## run A
==> flow/design.v (excerpt) <==
module UART
#(
    parameter [ 2:0] WAIT_ACTI      = 3'b001,
    parameter [ 2:0] SEND_CHAR      = 3'b010,
    parameter [ 2:0] RDY            = 3'b011,
    parameter [ 2:0] WAIT_RDY       = 3'b100,
    parameter [ 3:0] BTN_STR_LEN    = 4'd8,
    parameter [ 1:0] PARROT_STR_LEN = 2'd3,
    parameter        BTN            = 1'b0,
    parameter        PARROT         = 1'b1,
    parameter [13:0] BAUD_TMR_MAX   = 14'd15  
)
(
    input  wire CLK,        
    input  wire rst,        
    input  wire btn_0,      
    output wire UART_TX,    
    input  wire UART_RX     
);
For scale: ~2200 flip-flops, roughly 5 I/O pins, ~84000 µm² of cells after synthesis.
export LEC_CHECK = 0
export CAP_MARGIN = 20
export CORE_MARGIN = 2
export CORE_UTILIZATION = 72
export SLEW_MARGIN = 20
create_clock -name core_clock -period 2.72 [get_ports {CLK}]
run.sh (not shown) runs the stock make flow with config.mk's settings and CLKGATE_MAP_FILE=.
Status run A: flow complete, layout not clean - setup timing
Here is what was changed in the inputs of run B compared with run A.
- swapping 2 for 3 in CORE_MARGIN
- swapping 72 for 50 in CORE_UTILIZATION
- putting CTS_CLUSTER_SIZE at 18 where nothing was set
- swapping 20 for 10 in SLEW_MARGIN
- putting CORE_ASPECT_RATIO at 0.56 where nothing was set
- swapping 20 for 10 in CAP_MARGIN
- putting CTS_CLUSTER_DIAMETER at 50 where nothing was set
- swapping 2.72 for 4.25 in the clock period (ns, I/O delays scaled along)
--- outcome ---
Run B was carried through to the last stage, and its layout satisfied the timing, DRC and antenna checks. Delta (run B minus run A): post-layout worst setup margin rose by 0.96 ns; area taken by flip-flops and latches level. Summary of the comparison: diode insertion count for antenna repair is lower in run B, relative to run A. The sequential share of layout area of run B is higher than that of run A. Final-stage net count (run B / run A): 0.874. Against run A, clock network power consumption in run B fell by more than half.
Inputs modified between run B and run C:
- putting PLACE_DENSITY_LB_ADDON at 0.23 where nothing was set
- swapping 3 for 2 in CORE_MARGIN
- clearing CTS_CLUSTER_SIZE, which used to be 18
- swapping 50 for 306 in CTS_CLUSTER_DIAMETER
- swapping 50 for 40 in CORE_UTILIZATION
- swapping 10 for 20 in SLEW_MARGIN
- putting GPL_ROUTABILITY_DRIVEN at 0 where nothing was set
- swapping 10 for 20 in CAP_MARGIN
- swapping 0.56 for 1.34 in CORE_ASPECT_RATIO
- swapping 4.25 for 10.0 in the clock period (ns, I/O delays scaled along)
Findings:
Run C ran to completion and came out clean on the timing, DRC and antenna checks.
Run B has higher power after layout than run C.
Run B → run C: count of clock-buffer cells in the layout now larger; final wirelength now smaller.
What run D does differently from run C at the input level:
- CORE_ASPECT_RATIO: 1.34 -> unset
- CTS_CLUSTER_SIZE: unset -> 19
- GPL_ROUTABILITY_DRIVEN: 0 -> unset
- CTS_CLUSTER_DIAMETER: 306 -> 103
- CORE_UTILIZATION: 40 -> 72
- SETUP_SLACK_MARGIN: unset -> -0.19
- PLACE_DENSITY_LB_ADDON: 0.23 -> 0.01
- the clock period (ns, I/O delays scaled along): 10.0 -> 2.59
==> comparison <==
Run D finished all stages; however, its layout fails the closing checks, the failures being setup timing. A capture point of the worst path of fifo.r_data[6] is what run D shows, while fifo.r_data[4] belongs to run C. Taking run D over run C, the first-iteration DRC count ratio works out to 1.9. The final antenna diode count in run D sits 6 above the value recorded for run C. Going from run C to run D, final critical-path share of the clock period increased by 69 points relative to the old numbers, non-clock buffer count went up, least setup slack across all paths after layout down 5.75 ns. In the tables for run D and run C, wire length reads higher with run D.
--- input diff run D..run E ---
- swapping -0.19 for 0.73 in SETUP_SLACK_MARGIN
- swapping 103 for 395 in CTS_CLUSTER_DIAMETER
- clearing CTS_CLUSTER_SIZE, which used to be 19
- swapping 2.59 for 2.77 in the clock period (ns, I/O delays scaled along)
## What came out
Complete run, failing final checks: run E, reason setup timing. Area taken by multi-input logic gates, run E and run D: larger value in run E. Diff run D -> run E | part of the total power dissipated in the clock network | increase of 7.9 points. Run E packs its core tighter than run D.
## Diff of input files: run F against run E
- a deleted PLACE_DENSITY_LB_ADDON that had been 0.01
- a change of CORE_UTILIZATION from 72 to 64
- a deleted CTS_CLUSTER_DIAMETER that had been 395
- a change of SETUP_SLACK_MARGIN from 0.73 to 1.73
- a change of the clock period (ns, I/O delays scaled along) from 2.77 to 6.74
Results
Run F | stages: all done | timing, DRC, antenna: all pass. What the final checks of run E revealed, after a flow that finished every stage, was a layout that fails on setup timing. Run F does better than run E on cell area. Post-route minimum period ends up lower on run E. Buffer and inverter count on the worst path is higher on run E. [run F vs run E] combinational group share of total power: lower in run F. Final-layout clock buffer total (run F over run E): increase, about 9%.
Power is estimated from default activity; no workload was simulated.
